==> flow/design.v (excerpt) <==
module ipod_player(
    input  logic        clk,
    input  logic        reset,
    input  logic [7:0]  kbd_ascii,
    input  logic        speed_up,
    input  logic        speed_down,
    input  logic        speed_reset,
    input  logic        direction,
    input  logic [31:0] flash_readdata,
    input  logic        flash_readdatavalid,
    output logic        flash_read,
    output logic [3:0]  flash_byteenable,
    output logic [22:0] flash_address,
    output logic [15:0] audio_data,
    output logic        sample_clk
);
logic D,B,E,F,R;
logic [1:0] state2;
logic idle;
logic [6:0] state;
logic [15:0] out;
logic [22:0] nextaddress;
logic [22:0] currentaddress;
logic newclock1;
logic newclock1_q;
logic addr_en;
logic [31:0] d1;
logic resetcounter1;
logic [31:0] prevaddvalue;
logic [31:0] addvalue;
logic edgeclock1;
keyintegration speedcontrol(.clk(clk),.rst(reset),.addvalue(addvalue),.prevaddvalue(prevaddvalue),.keys({speed_reset,speed_up,speed_down}));
flipflop #(32) addvalueff (.clk(clk), .rst(reset), .d(addvalue), .q(prevaddvalue));
clockdiv div1 (.d(d1),.desiredfreq(32'd22000+addvalue),.clk(clk),.rst(reset),.reset(resetcounter1),.newclock(newclock1));
counter counter1 (.clk(clk), .rst(reset), .reset(resetcounter1), .Q(d1));
always_ff @(posedge clk, posedge reset)
    if (reset) newclock1_q <= 1'b0;
    else       newclock1_q <= newclock1;
assign addr_en = newclock1 & ~newclock1_q;
keyboardaddr addressset (.currentaddr(currentaddress),.clk(clk),.rst(reset),.en(addr_en),.idle(idle),.state(state2),.D(D),.E(E),.B(B),.F(F),.R(R),.nextaddr(nextaddress));
keyboardint keyboardinput (.kbd(kbd_ascii), .D(D), .E(E), .B(B), .F(F), .R(R));
vDFF addrVDFF(.clk(clk),.rst(reset),.en(addr_en),.in(nextaddress),.out(currentaddress));
doublesync newclock_doublsync(.indata(newclock1), .outdata(edgeclock1), .clk(clk), .reset(reset));
fsm flash(
.CLK_50M(clk),
.direction(direction),
.audiodata(audio_data),
  ...
make LEC_CHECK=0 ABC_AREA=0 CAP_MARGIN=5 CELL_PAD_IN_SITES_DETAIL_PLACEMENT=2 CELL_PAD_IN_SITES_GLOBAL_PLACEMENT=2 CORE_ASPECT_RATIO=1.01 CORE_MARGIN=8 CORE_UTILIZATION=62 CTS_CLUSTER_DIAMETER=302 CTS_CLUSTER_SIZE=24 GPL_ROUTABILITY_DRIVEN=0 GPL_TIMING_DRIVEN=1 MAX_ROUTING_LAYER=met5 MIN_ROUTING_LAYER=met1 PLACE_DENSITY_LB_ADDON=0.08 SETUP_SLACK_MARGIN=-2.0 SLEW_MARGIN=20 TNS_END_PERCENT=45 finish   # period 155.0 ns
run.sh (not shown) runs the stock make flow with config.mk's settings and CLKGATE_MAP_FILE=.
The first run stopped in global placement without I/O (FLW-0024).
Change:
==> flow/config.mk (replaced) <==
export PLATFORM = sky130hd
export DESIGN_NAME = ipod_player
export DESIGN_NICKNAME = ipod_player
export VERILOG_FILES = /design/flow/design.v
export SDC_FILE = /design/flow/constraint.sdc
export NUM_CORES = 4
export LEC_CHECK = 0
export ABC_AREA = 1
export CAP_MARGIN = 20
export CORE_MARGIN = 2
export CORE_UTILIZATION = 72
export SLEW_MARGIN = 20
==> flow/constraint.sdc (replaced) <==
create_clock -name core_clock -period 63.0 [get_ports {clk}]
set_input_delay 12.6000 -clock core_clock [delete_from_list [all_inputs] [get_ports {clk}]]
set_output_delay 12.6000 -clock core_clock [all_outputs]
set_load 0.01 [all_outputs]
What happened: With this change the flow did not get past detailed placement with DPL-0038. Die size fell by about 24%. Synthesized cell count came out higher by 7.8%. Area after synthesis is lower by 5.2%.
Change:
--- a/flow/config.mk
+++ b/flow/config.mk
@@ -7,6 +7,6 @@
 export LEC_CHECK = 0
-export ABC_AREA = 1
 export CAP_MARGIN = 20
 export CORE_MARGIN = 2
-export CORE_UTILIZATION = 72
+export CORE_UTILIZATION = 70
+export CTS_CLUSTER_DIAMETER = 364
 export SLEW_MARGIN = 20
==> flow/constraint.sdc (replaced) <==
create_clock -name core_clock -period 69.0 [get_ports {clk}]
set_input_delay 13.8000 -clock core_clock [delete_from_list [all_inputs] [get_ports {clk}]]
set_output_delay 13.8000 -clock core_clock [all_outputs]
set_load 0.01 [all_outputs]
The new run failed in clock tree synthesis.
Synthesized cell count is lower by 7.2%.
Area after synthesis increases by 5.5%.
Die area goes up by 8.4%.
Change:
--- a/flow/config.mk
+++ b/flow/config.mk
@@ -9,4 +9,4 @@
 export CORE_MARGIN = 2
-export CORE_UTILIZATION = 70
-export CTS_CLUSTER_DIAMETER = 364
+export CORE_UTILIZATION = 40
+export SETUP_SLACK_MARGIN = -2.0
 export SLEW_MARGIN = 20
==> flow/constraint.sdc (replaced) <==
create_clock -name core_clock -period 93.1 [get_ports {clk}]
set_input_delay 18.6200 -clock core_clock [delete_from_list [all_inputs] [get_ports {clk}]]
set_output_delay 18.6200 -clock core_clock [all_outputs]
set_load 0.01 [all_outputs]
- Now the flow completed without violations
- area after synthesis does not change
- die size is higher by 74%
- synthesized cell count stays the same
